Design DCIM, start of the top module:
module DCIM (
    input clk,
    input rst_n,
    input in_valid,
    input [127:0] in_data1,
    input [127:0] in_data2,
    input [127:0] in_data3,
    input [127:0] in_data4, 
    output reg out_valid,
    output reg [12:0] O1,
    output reg [12:0] O2,
    output reg [12:0] O3,
    output reg [12:0] O4
);
reg [127:0] in_data1_dff, in_data2_dff, in_data3_dff, in_data4_dff;
always @(posedge clk) begin
    in_data1_dff <= in_data1;
    in_data2_dff <= in_data2;
    in_data3_dff <= in_data3;
    in_data4_dff <= in_data4;
end
reg in_valid_dff, in_valid_d2, in_valid_d3, in_valid_d4, in_valid_d5, in_valid_d6, in_valid_d7, in_valid_d8;
reg [1:0] cnt;
always @(posedge clk or negedge rst_n) begin
    if (!rst_n) begin
        in_valid_dff <= 1'b0;
        in_valid_d2 <= 1'b0;
        in_valid_d3 <= 1'b0;
        in_valid_d4 <= 1'b0;
        in_valid_d5 <= 1'b0;
        in_valid_d6 <= 1'b0;
        in_valid_d7 <= 1'b0;
        in_valid_d8 <= 1'b0;
    end
    else begin
        in_valid_dff <= in_valid;
        in_valid_d2 <= in_valid_dff;
        in_valid_d3 <= in_valid_d2;
        in_valid_d4 <= in_valid_d3;
        in_valid_d5 <= in_valid_d4;
        in_valid_d6 <= in_valid_d5;
        in_valid_d7 <= in_valid_d6;
        in_valid_d8 <= in_valid_d7;
    end
end
reg [4:0] sum1_1 [0:15], sum2_1 [0:15], sum3_1 [0:15], sum4_1 [0:15];
reg [5:0] sum1_2 [0:7], sum2_2 [0:7], sum3_2 [0:7], sum4_2 [0:7];
  ...
Settings: LEC_CHECK=0, CAP_MARGIN=15, CORE_MARGIN=2, CORE_UTILIZATION=72, CTS_CLUSTER_DIAMETER=318, CTS_CLUSTER_SIZE=37, HOLD_SLACK_MARGIN=0.28, SETUP_SLACK_MARGIN=-0.15, SLEW_MARGIN=20; clock period 1.64 ns.
run.sh (not shown) runs the stock make flow with config.mk's settings and CLKGATE_MAP_FILE=.
The starting point died in global routing on ODB-0269.
==> next run, changes <==
CAP_MARGIN = 20   (was 15)
CTS_CLUSTER_DIAMETER = not set   (was 318)
CTS_CLUSTER_SIZE = not set   (was 37)
HOLD_SLACK_MARGIN = not set   (was 0.28)
SETUP_SLACK_MARGIN = 0.23   (was -0.15)
clock period = 1.13 ns   (was 1.64 ns; I/O delays follow)
After rerunning:
- With this change the flow did not get past clock tree synthesis
- die area does not change
- area after synthesis does not change
- synthesized cell count does not change
==> next run, changes <==
CORE_UTILIZATION = 36   (was 72)
SETUP_SLACK_MARGIN = not set   (was 0.23)
clock period = 2.31 ns   (was 1.13 ns; I/O delays follow)
Outcome:
- With this change the flow passed the timing, DRC and antenna checks
- die area is higher by 98%
- synthesized area stays the same
- synthesized cell count stays the same
==> next run, changes <==
ABC_AREA = 1   (was not set)
CORE_UTILIZATION = 72   (was 36)
CTS_CLUSTER_DIAMETER = 374   (was not set)
CTS_CLUSTER_SIZE = 98   (was not set)
PLACE_DENSITY = 0.4   (was not set)
clock period = 1.21 ns   (was 2.31 ns; I/O delays follow)
Outcome:
- The new run stopped in clock tree synthesis with DPL-0038
- die size goes down by 49%
- synthesized cell count goes up by 13%
- area after synthesis goes up by 1.3%
==> next run, changes <==
ABC_AREA = not set   (was 1)
CORE_UTILIZATION = 70   (was 72)
CTS_CLUSTER_DIAMETER = 315   (was 374)
CTS_CLUSTER_SIZE = 14   (was 98)
HOLD_SLACK_MARGIN = -0.05   (was not set)
PLACE_DENSITY = not set   (was 0.4)
clock period = 1.95 ns   (was 1.21 ns; I/O delays follow)
Now the flow finished but failed the layout checks on negative setup slack.
Area after synthesis goes down by 1.3%.
Synthesized cell count went down by 12%.
Die size increases by 1.5%.

* * *

## run 1
Starting RTL as in the previous note.
clock: 2.4 ns
lec_check: 0
abc_area: 0
cap_margin: 15
core_margin: 9
core_utilization: 40
cts_cluster_size: 93
max_routing_layer: met4
min_routing_layer: met2
setup_slack_margin: 0.06
slew_margin: 20
tns_end_percent: 15
Here is what was changed in the inputs of run 2 compared with run 1.
- a deleted MIN_ROUTING_LAYER that had been met2
- an added HOLD_SLACK_MARGIN of 0.27
- a deleted ABC_AREA that had been 0
- an added CTS_CLUSTER_DIAMETER of 360
- a deleted MAX_ROUTING_LAYER that had been met4
- a deleted SETUP_SLACK_MARGIN that had been 0.06
- a change of CTS_CLUSTER_SIZE from 93 to 14
- a change of CORE_UTILIZATION from 40 to 67
- a change of CORE_MARGIN from 9 to 2
- a deleted TNS_END_PERCENT that had been 15
- a change of CAP_MARGIN from 15 to 20
- a change of the clock period (ns, I/O delays scaled along) from 2.4 to 1.31
[summary]
- Stage in which a tool error killed run 2: clock tree synthesis.
- Yosys stat cell total of run 2 is on par with run 1.
- The cell row count of run 2 is lower than that of run 1.
- Per the comparison of run 2 with run 1, core outline area -40%; number of storage elements in the synthesis netlist has remained practically unchanged; multiplexer share of the synthesized area did not really move.
- [compare] base=run 1 new=run 2: die extent in x went down; detailed placer's ending HPWL shows a reduction of 5.5%; number of placed instances, taps included went down 348; final weighted congestion in routability-driven placement now larger; starting density of the core higher.
- Compared to run 1, run 2 was floorplanned on a smaller die.
Here is what was changed in the inputs of run 3 compared with run 2.
- CTS_CLUSTER_SIZE: 14 -> unset
- TNS_END_PERCENT: unset -> 15
- CTS_CLUSTER_DIAMETER: 360 -> unset
- SLEW_MARGIN: 20 -> 0
- HOLD_SLACK_MARGIN: 0.27 -> unset
- MAX_ROUTING_LAYER: unset -> met4
- CORE_UTILIZATION: 67 -> 40
- the clock period (ns, I/O delays scaled along): 1.31 -> 2.4
--- outcome ---
Across run 2 and run 3, a clean result was obtained everywhere but in run 2. Status(run 2) = ERROR, stage = clock tree synthesis. NOTE standard-cell row count run 2->run 3 increased by more than a quarter. Of run 3 and run 2, it is run 3 that has the lower fraction of the core area occupied by cells at floorplan. Run 3: x dimension of the die 29% above run 2. NOTE floorplan core area run 2->run 3 increased by more than half. Going from run 2 to run 3, the die area was found to have gone up by 51000 sq um. On run 3: post-placement setup slack is 880 ps higher than what run 2 gave.
#### Input delta (run 4 over run 3)
- swapping 0 for 20 in SLEW_MARGIN
- clearing TNS_END_PERCENT, which used to be 15
- putting ABC_AREA at 1 where nothing was set
- swapping 40 for 72 in CORE_UTILIZATION
- clearing MAX_ROUTING_LAYER, which used to be met4
- putting CTS_CLUSTER_SIZE at 10 where nothing was set
- swapping 2.4 for 1.21 in the clock period (ns, I/O delays scaled along)
Findings:
- Of run 4 and run 3, the run reporting the lower net count of the mapped netlist was run 3.
- Summary of run 3 and run 4: one run falls short of a clean finish, namely run 4.
- What ended run 4 was a tool error in clock tree synthesis; the run never finished.
- Comparing synthesis area per yosys for run 4 and run 3, the smaller number came from run 3.
- On die outline height: between run 4 and run 3, it ends up higher for run 3.
- Run 4 ended up with a higher placed wire-length estimate after detailed placement than run 3 did.
For run 5, these inputs were changed with respect to run 4:
- putting CTS_CLUSTER_DIAMETER at 374 where nothing was set
- swapping 10 for 98 in CTS_CLUSTER_SIZE
- putting PLACE_DENSITY at 0.86 where nothing was set
[summary]
- FAIL for each of run 4 and run 5
- Run 5: aborted in clock tree synthesis (tool error)
- Compared run 5 against run 4; number of primary I/O pins within noise.
- Reported for run 4 and run 5, flip-flop and latch count after synthesis turned out identical to the last digit.
- Global placement routability congestion on run 5 is down relative to run 4.
- In run 5, the post-placement worst setup slack came out 10 ps above the value in run 4.

* * *

Setup of lane 1:
Starting RTL as in the previous note.
export LEC_CHECK = 0
export ABC_AREA = 1
export CAP_MARGIN = 0
export CORE_MARGIN = 2
export CORE_UTILIZATION = 72
export CTS_CLUSTER_DIAMETER = 346
export CTS_CLUSTER_SIZE = 15
export GPL_ROUTABILITY_DRIVEN = 0
export HOLD_SLACK_MARGIN = 0.29
export MIN_ROUTING_LAYER = met1
export PLACE_DENSITY = 0.65
export SETUP_SLACK_MARGIN = 0.76
export SLEW_MARGIN = 40
create_clock -name core_clock -period 2.54 [get_ports {clk}]
What lane 2 does differently from lane 1 at the input level:
- SETUP_SLACK_MARGIN: 0.76 -> 0.38
- CTS_CLUSTER_SIZE: 15 -> 37
- ABC_AREA: 1 -> 0
- SLEW_MARGIN: 40 -> 15
- CTS_CLUSTER_DIAMETER: 346 -> 372
- CAP_MARGIN: 0 -> 20
- CORE_UTILIZATION: 72 -> 70
- the clock period (ns, I/O delays scaled along): 2.54 -> 1.35
==> comparison <==
Lane 2 did not finish; the tool stopped in clock tree synthesis with error DPL-0033.
As of lane 2, die area had risen slightly compared to lane 1.
Going from lane 1 to lane 2, net count after synthesis saw a decrease, area of the mapped netlist decreased 1.3%, effective utilization at floorplan shrank by 2.2 points, cell area after placement went up.
Cmp lane 2 and lane 1 / row count / higher: lane 2
For the sequential share of the synthesized area, lane 2 came in 0.72 points higher than lane 1 did.
Compared with lane 1, lane 2 shows total core area that has gone up slightly.
Across both runs, Yosys chip area was lower for lane 2 than for lane 1.
Lane 2 has area share of fa/ha/maj cells after synthesis above what lane 1 had.
Lane 2 against lane 1; x dimension of the die is up slightly.
Modified inputs, lane 3 compared to lane 2
- ABC_AREA: 0 -> 1
- HOLD_SLACK_MARGIN: 0.29 -> -0.09
- PLACE_DENSITY: 0.65 -> unset
- SETUP_SLACK_MARGIN: 0.38 -> 0.52
- CTS_CLUSTER_SIZE: 37 -> unset
- CORE_UTILIZATION: 70 -> 72
- the clock period (ns, I/O delays scaled along): 1.35 -> 2.02
Notes after the runs:
Post-synthesis net count was higher in the run labelled lane 3. Lane 3 finished all stages; the layout is clean. Synthesized cell count (lane 3 vs. lane 2) increases by more than 10%. In lane 3 relative to lane 2, chip width had gone down slightly.
[inputs] lane 4 vs lane 3
- PLACE_DENSITY newly set to 0.38
- SETUP_SLACK_MARGIN removed (was 0.52)
- GPL_ROUTABILITY_DRIVEN removed (was 0)
- CTS_CLUSTER_SIZE newly set to 98
- SLEW_MARGIN changed from 15 to 20
- CTS_CLUSTER_DIAMETER removed (was 372)
- MIN_ROUTING_LAYER removed (was met1)
- HOLD_SLACK_MARGIN removed (was -0.09)
- the clock period (ns, I/O delays scaled along) changed from 2.02 to 1.21
[summary]
The log for lane 4 ends in clock tree synthesis with error DPL-0038, so the run never completed. Looking at minimum setup slack after placement, lane 4 sits 0.81 ns lower than lane 3 does. Diff lane 3..lane 4 | area fraction in and, or, nand and nor cells | unchanged. Chip area in the Yosys report across lane 3 and lane 4: no real change. Lane 4 against lane 3: total placed cells including tap cells grew by 291; sum of net half-perimeters after detailed placement picked up an extra about 16%. Post-synthesis average cell area came out exactly the same in lane 3 and lane 4.
### lane 4 -> lane 5
- clearing CTS_CLUSTER_SIZE, which used to be 98
- clearing PLACE_DENSITY, which used to be 0.38
- swapping 72 for 40 in CORE_UTILIZATION
- clearing ABC_AREA, which used to be 1
- swapping 1.21 for 2.31 in the clock period (ns, I/O delays scaled along)
Results
- Lane 5: done, clean on timing, DRC and antenna
- For the yosys synthesis chip area, lane 5 came in 1.3% lower than lane 4 did.
- [lane 5 vs lane 4] floorplan core density: lower in lane 5
- Lane 5 vs lane 4: number of core rows up by more than a quarter
- For synthesized net count, dividing the value from lane 5 by the value from lane 4 gives 0.907.
- [lane 5 vs lane 4] adder and majority gate portion of the synthesized area: higher in lane 5
- Compared with lane 4, lane 5 shows number of standard cells after synthesis lower by 551.
- In lane 5, the total die size came out about 80% above the value in lane 4.
- Comparing the two runs side by side, lane 5 comes out behind lane 4 on core area.

* * *

== run Y ==
DCIM again, from the RTL that the note above started with.
clock: 2.48 ns
lec_check: 0
abc_area: 1
cap_margin: 0
core_margin: 2
core_utilization: 72
cts_cluster_diameter: 346
cts_cluster_size: 15
gpl_routability_driven: 0
hold_slack_margin: 0.29
min_routing_layer: met1
place_density: 0.65
setup_slack_margin: -0.16
slew_margin: 40
Run Y: all stages done; final checks FAILED (negative setup slack).
The inputs of run C differ from those of run Y as listed below.
Settings: removing CTS_CLUSTER_DIAMETER (formerly 346); changing CTS_CLUSTER_SIZE from 15 to 98; removing PLACE_DENSITY (formerly 0.65); removing HOLD_SLACK_MARGIN (formerly 0.29); removing GPL_ROUTABILITY_DRIVEN (formerly 0); changing SLEW_MARGIN from 40 to 20; changing CORE_UTILIZATION from 72 to 65; removing MIN_ROUTING_LAYER (formerly met1); removing SETUP_SLACK_MARGIN (formerly -0.16); changing CAP_MARGIN from 0 to 20; changing the clock period (ns, I/O delays scaled along) from 2.48 to 1.21.
Run C | ERROR | global routing
As far as synthesized cell count goes, run Y and run C are indistinguishable; the numbers are identical.
From run Y to run C the numbers moved as follows: synthesized area was more or less identical, post-cts resize count went up by 1222, placed instance area went up by 6.6%, count of buffers added by post-CTS timing repair for setup went up by 69, sum of net half-perimeters after detailed placement went up by about 5%.
Looking at TritonCTS buffer count across run Y and run C, the one that comes out lower is run Y.
[diff] die area, run C relative to run Y: regression
Run Y -> run C: number of placed instances, taps included increased by a few percent
Placement-stage worst setup slack, run Y and run C, higher one = run Y.

* * *

Starting RTL as in the previous note.
make LEC_CHECK=0 ABC_AREA=0 CAP_MARGIN=20 CORE_MARGIN=2 CORE_UTILIZATION=40 CTS_CLUSTER_SIZE=81 HOLD_SLACK_MARGIN=0.18 MAX_ROUTING_LAYER=met5 SLEW_MARGIN=20 TNS_END_PERCENT=15 finish   # period 2.4 ns
The first run completed without violations.
Edit:
Settings changed: ABC_AREA 0 to unset, CORE_UTILIZATION 40 to 72, CTS_CLUSTER_DIAMETER set to 318, CTS_CLUSTER_SIZE 81 to 14, HOLD_SLACK_MARGIN 0.18 to unset, MAX_ROUTING_LAYER met5 to unset, SETUP_SLACK_MARGIN set to -0.13, TNS_END_PERCENT 15 to unset.
Clock period 2.4 ns to 1.78 ns, I/O delays scaled along.
This time the run ran to the end with violations: setup timing.
Via count increases by 0.64%.
Cell count shrinks by about 17%.
Wire length rises by 6.1%.
Clock-buffer cell count is lower by 88.
Maximum frequency rose by about 12%.
Global-route usage goes up by 14 points.
Combinational power came out higher by about 50%.
Design area falls by about 10%.
Non-clock buffer count decreases by 382.
Sequential cell count is unchanged.
Edit:
Settings changed: CORE_UTILIZATION 72 to 69, HOLD_SLACK_MARGIN set to 0.28.
Clock period 1.78 ns to 1.3 ns, I/O delays scaled along.
After rerunning: This time the run failed in clock tree synthesis with DPL-0033; die size grows by 4.3%; area after synthesis does not change; synthesized cell count is unchanged.

* * *

== v5 ==
DCIM again, from the RTL that the note above started with.
==> flow/design.v (excerpt) <==
module DCIM (
    input clk,
    input rst_n,
    input in_valid,
    input [127:0] in_data1,
    input [127:0] in_data2,
    input [127:0] in_data3,
    input [127:0] in_data4, 
    output reg out_valid,
    output reg [12:0] O1,
    output reg [12:0] O2,
    output reg [12:0] O3,
    output reg [12:0] O4
);
reg [127:0] in_data1_dff, in_data2_dff, in_data3_dff, in_data4_dff;
always @(posedge clk) begin
    in_data1_dff <= in_data1;
    in_data2_dff <= in_data2;
    in_data3_dff <= in_data3;
    in_data4_dff <= in_data4;
end
reg in_valid_dff, in_valid_d2, in_valid_d3, in_valid_d4, in_valid_d5, in_valid_d6, in_valid_d7, in_valid_d8;
reg [1:0] cnt;
always @(posedge clk or negedge rst_n) begin
    if (!rst_n) begin
        in_valid_dff <= 1'b0;
        in_valid_d2 <= 1'b0;
        in_valid_d3 <= 1'b0;
        in_valid_d4 <= 1'b0;
        in_valid_d5 <= 1'b0;
        in_valid_d6 <= 1'b0;
        in_valid_d7 <= 1'b0;
        in_valid_d8 <= 1'b0;
    end
    else begin
        in_valid_dff <= in_valid;
        in_valid_d2 <= in_valid_dff;
        in_valid_d3 <= in_valid_d2;
        in_valid_d4 <= in_valid_d3;
        in_valid_d5 <= in_valid_d4;
        in_valid_d6 <= in_valid_d5;
        in_valid_d7 <= in_valid_d6;
        in_valid_d8 <= in_valid_d7;
    end
end
reg [4:0] sum1_1 [0:15], sum2_1 [0:15], sum3_1 [0:15], sum4_1 [0:15];
reg [5:0] sum1_2 [0:7], sum2_2 [0:7], sum3_2 [0:7], sum4_2 [0:7];
reg [6:0] sum1_3 [0:3], sum2_3 [0:3], sum3_3 [0:3], sum4_3 [0:3];
reg [7:0] sum1_4 [0:1], sum2_4 [0:1], sum3_4 [0:1], sum4_4 [0:1];
reg [8:0] sum1_5, sum2_5, sum3_5, sum4_5;
generate
    genvar i_1;
    for (i_1 = 0; i_1 < 16; i_1 = i_1 + 1) begin
        always @(posedge clk) begin
            sum1_1[i_1] <= in_data1_dff[127-i_1*8:124-i_1*8] + in_data1_dff[123-i_1*8:120-i_1*8];
            sum2_1[i_1] <= in_data2_dff[127-i_1*8:124-i_1*8] + in_data2_dff[123-i_1*8:120-i_1*8];
            sum3_1[i_1] <= in_data3_dff[127-i_1*8:124-i_1*8] + in_data3_dff[123-i_1*8:120-i_1*8];
  ...
clock: 1.39 ns
lec_check: 0
abc_area: 1
cap_margin: 35
core_aspect_ratio: 1.36
core_margin: 4
core_utilization: 48
cts_cluster_diameter: 21
gpl_routability_driven: 0
gpl_timing_driven: 0
hold_slack_margin: 0.2
min_routing_layer: met2
setup_slack_margin: 0.11
slew_margin: 20
tns_end_percent: 20
To summarise v5: no stage aborted, but the layout did not pass its checks, failing on setup timing.
Changes in v10 relative to v5:
# v5
export LEC_CHECK = 0
export ABC_AREA = 1
export CAP_MARGIN = 35
export CORE_ASPECT_RATIO = 1.36
export CORE_MARGIN = 4
export CORE_UTILIZATION = 48
export CTS_CLUSTER_DIAMETER = 21
export GPL_ROUTABILITY_DRIVEN = 0
export GPL_TIMING_DRIVEN = 0
export HOLD_SLACK_MARGIN = 0.2
export MIN_ROUTING_LAYER = met2
export SETUP_SLACK_MARGIN = 0.11
export SLEW_MARGIN = 20
export TNS_END_PERCENT = 20
create_clock -name core_clock -period 1.39 [get_ports {clk}]
# v10
export LEC_CHECK = 0
export CAP_MARGIN = 20
export CORE_MARGIN = 2
export CORE_UTILIZATION = 70
export CTS_CLUSTER_SIZE = 37
export SETUP_SLACK_MARGIN = -0.13
export SLEW_MARGIN = 20
create_clock -name core_clock -period 1.78 [get_ports {clk}]
--- outcome ---
STATUS run=v10 STAGES=ALL_DONE FINAL_CHECKS=FAILED CAUSE=setup timing
Delta (v10 minus v5): maximum clock frequency went down 12%, non-clock buffer count saw a decrease.
The final reports for v10 and v5 show die boundary height lower in the former.
On v10: filler cell count is 3226 lower than what v5 gave.
v5 → v10: number of buffers added by the clock tree synthesis step saw a decrease; total power saw a decrease.
Relative to v10, the following input files were edited for v1:
# v10
export LEC_CHECK = 0
export CAP_MARGIN = 20
export CORE_MARGIN = 2
export CORE_UTILIZATION = 70
export CTS_CLUSTER_SIZE = 37
export SETUP_SLACK_MARGIN = -0.13
export SLEW_MARGIN = 20
create_clock -name core_clock -period 1.78 [get_ports {clk}]
# v1
export LEC_CHECK = 0
export CAP_MARGIN = 20
export CORE_MARGIN = 2
export CORE_UTILIZATION = 72
export CTS_CLUSTER_DIAMETER = 318
export CTS_CLUSTER_SIZE = 37
export HOLD_SLACK_MARGIN = 0.29
export SETUP_SLACK_MARGIN = -0.15
export SLEW_MARGIN = 20
create_clock -name core_clock -period 1.66 [get_ports {clk}]
Results
FAIL v1 @ 5_1_grt: tool exited with error
For the number of gates resized after cts, v1 came in about 80% higher than v10 did.
Changes observed in v1 relative to v10: placement-stage worst setup slack now smaller; total placed cells including tap cells now larger.
Going from v10 to v1, post-synthesis chip area from yosys has remained practically unchanged; area fraction in compound gates has remained practically unchanged; half-perimeter wire length after placement has increased.
Power is estimated from default activity; no workload was simulated.
